// mem_ram
module mem_ram (input clk, wren, 
                input [3:0] d11,input [3:0] d12,input [3:0] d13,input [3:0] d14,input [3:0] d15,input [3:0] d16,input [3:0] d17,input [3:0]d18,
					 input [3:0] d21,input [3:0] d22,input [3:0] d23,input [3:0] d24,input [3:0] d25,input [3:0] d26,input [3:0] d27,input [3:0]d28,
					 input [3:0] d31,input [3:0] d32,input [3:0] d33,input [3:0] d34,input [3:0] d35,input [3:0] d36,input [3:0] d37,input [3:0]d38,
					 input [3:0] d41,input [3:0] d42,input [3:0] d43,input [3:0] d44,input [3:0] d45,input [3:0] d46,input [3:0] d47,input [3:0]d48,
					 input [3:0] r1,input [3:0] r2,
					 input [3:0] r3,input [3:0] r4,
					 output [11:0] w_sum11,
					 output [11:0] w_sum12,
					 output [11:0] w_sum13,
					 output [11:0] w_sum14,
					 output [11:0] w_sum15,
					 output [11:0] w_sum16,
					 output [11:0] w_sum17,
					 output [11:0] w_sum18
					 );
For scale: ~2700 cells after synthesis, about 130 flip-flops, about 240 I/O pins, about 23000 um^2 of cells after synthesis.
make LEC_CHECK=0 ABC_AREA=1 CAP_MARGIN=20 CORE_MARGIN=2 CORE_UTILIZATION=57 CTS_CLUSTER_SIZE=75 PLACE_DENSITY_LB_ADDON=0.12 SLEW_MARGIN=20 finish   # period 5.35 ns
run.sh (not shown) runs the stock make flow with config.mk's settings and CLKGATE_MAP_FILE=.
The baseline finished but failed the layout checks on setup timing.
Rerun with:
--- a/flow/config.mk
+++ b/flow/config.mk
@@ -7,8 +7,5 @@
 export LEC_CHECK = 0
-export ABC_AREA = 1
 export CAP_MARGIN = 20
 export CORE_MARGIN = 2
-export CORE_UTILIZATION = 57
-export CTS_CLUSTER_SIZE = 75
-export PLACE_DENSITY_LB_ADDON = 0.12
+export CORE_UTILIZATION = 71
 export SLEW_MARGIN = 20
==> flow/constraint.sdc (replaced) <==
create_clock -name core_clock -period 9.71 [get_ports {clk}]
set_input_delay 1.9420 -clock core_clock [delete_from_list [all_inputs] [get_ports {clk}]]
set_output_delay 1.9420 -clock core_clock [all_outputs]
set_load 0.01 [all_outputs]
The changed run finished with timing, DRC and antenna clean.
Via count drops by about a fifth.
Setup slack improves by 1500 ps.
Clock-buffer cell count is higher by 1.
Routed wire length is lower by about a fifth.
Die area is lower by about a fifth.


Starting RTL as in the previous note.
make LEC_CHECK=0 ABC_AREA=1 CAP_MARGIN=20 CORE_MARGIN=10 CORE_UTILIZATION=40 CTS_CLUSTER_DIAMETER=51 MIN_ROUTING_LAYER=met1 PLACE_DENSITY=0.74 SLEW_MARGIN=20 TNS_END_PERCENT=85 finish   # period 6.66 ns
The starting point ran to the end with violations: setup timing.
Rerun with:
--- a/flow/config.mk
+++ b/flow/config.mk
@@ -10,5 +10,3 @@
-export CORE_MARGIN = 10
-export CORE_UTILIZATION = 40
-export CTS_CLUSTER_DIAMETER = 51
-export MIN_ROUTING_LAYER = met1
-export PLACE_DENSITY = 0.74
+export CORE_MARGIN = 2
+export CORE_UTILIZATION = 65
+export CTS_CLUSTER_SIZE = 99
@@ -16 +14 @@
-export TNS_END_PERCENT = 85
+export TNS_END_PERCENT = 15
==> flow/constraint.sdc (replaced) <==
create_clock -name core_clock -period 5.79 [get_ports {clk}]
set_input_delay 1.1580 -clock core_clock [delete_from_list [all_inputs] [get_ports {clk}]]
set_output_delay 1.1580 -clock core_clock [all_outputs]
set_load 0.01 [all_outputs]
Outcome: The changed run finished with setup timing left; cell count goes down by a few percent; sequential share of layout area goes up by 0.20 points; non-clock buffer count goes up by 71; critical path depth goes up by 2; routed wire length goes down by a few percent; worst setup slack degrades by 0.58 ns; design area goes down slightly; first-iteration DRC count goes up by well over a third.
Rerun with:
--- a/flow/config.mk
+++ b/flow/config.mk
@@ -8 +7,0 @@
-export ABC_AREA = 1
@@ -11,2 +10 @@
-export CORE_UTILIZATION = 65
-export CTS_CLUSTER_SIZE = 99
+export CORE_UTILIZATION = 58
@@ -14 +11,0 @@
-export TNS_END_PERCENT = 15
==> flow/constraint.sdc (replaced) <==
create_clock -name core_clock -period 5.43 [get_ports {clk}]
set_input_delay 1.0860 -clock core_clock [delete_from_list [all_inputs] [get_ports {clk}]]
set_output_delay 1.0860 -clock core_clock [all_outputs]
set_load 0.01 [all_outputs]
- The changed run finished but failed the layout checks on setup timing
- non-clock buffer count climbs by 57
- die size climbs by 8.1%
- global-route usage goes down by 1.9 points
- clock-buffer cell count stays the same
- sequential share of layout area drops by 0.39 points
- routed wire length rose by 2.1%
- design area is higher by 3.1%
- final cell count shrinks by 10%
Rerun with:
--- a/flow/config.mk
+++ b/flow/config.mk
@@ -10 +10 @@
-export CORE_UTILIZATION = 58
+export CORE_UTILIZATION = 66
==> flow/constraint.sdc (replaced) <==
create_clock -name core_clock -period 6.6 [get_ports {clk}]
set_input_delay 1.3200 -clock core_clock [delete_from_list [all_inputs] [get_ports {clk}]]
set_output_delay 1.3200 -clock core_clock [all_outputs]
set_load 0.01 [all_outputs]
Effect: The changed run produced a layout that fails on setup timing; setup slack improves by 0.62 ns; final area came out lower by 4.2%; wire length came out higher by 6.3%; area after synthesis is unchanged; hold slack improves by 0.25 ns; utilization came out higher by 8.3 points; non-clock buffer count came out lower by 87.


== job 153 ==
Starting RTL as in the previous note.
make LEC_CHECK=0 ABC_AREA=1 CAP_MARGIN=0 CORE_MARGIN=2 CORE_UTILIZATION=72 CTS_CLUSTER_DIAMETER=183 CTS_CLUSTER_SIZE=99 PLACE_DENSITY=0.39 SLEW_MARGIN=20 TNS_END_PERCENT=15 finish   # period 5.79 ns
Job 153: it failed with a tool error in global routing, so there are no final results.
The inputs of job 9472 differ from those of job 153 as listed below.
--- a/flow/config.mk
+++ b/flow/config.mk
@@ -7,10 +7,7 @@
 export LEC_CHECK = 0
-export ABC_AREA = 1
 export CAP_MARGIN = 0
 export CORE_MARGIN = 2
-export CORE_UTILIZATION = 72
-export CTS_CLUSTER_DIAMETER = 183
-export CTS_CLUSTER_SIZE = 99
-export PLACE_DENSITY = 0.39
+export CORE_UTILIZATION = 67
+export CTS_CLUSTER_SIZE = 50
+export HOLD_SLACK_MARGIN = -0.08
 export SLEW_MARGIN = 20
-export TNS_END_PERCENT = 15
==> flow/constraint.sdc <==
create_clock -name core_clock -period 6.67 [get_ports {clk}]
set_input_delay 1.3340 -clock core_clock [delete_from_list [all_inputs] [get_ports {clk}]]
set_output_delay 1.3340 -clock core_clock [all_outputs]
set_load 0.01 [all_outputs]
==> results <==
Per the comparison of job 9472 with job 153, final HPWL from detailed placement fell by 8.5 mm; setup slack at placement rose by 420 ps; chip area rose by 1200 µm²; share of synthesized registers carrying an async set or reset stayed essentially flat. | job 9472 | all stages done | FAIL | negative setup slack |. NOTE: placer's final routability congestion estimate in job 9472 falls short of that of job 153. Re synthesized instance count: job 9472 is 19% down on job 153.
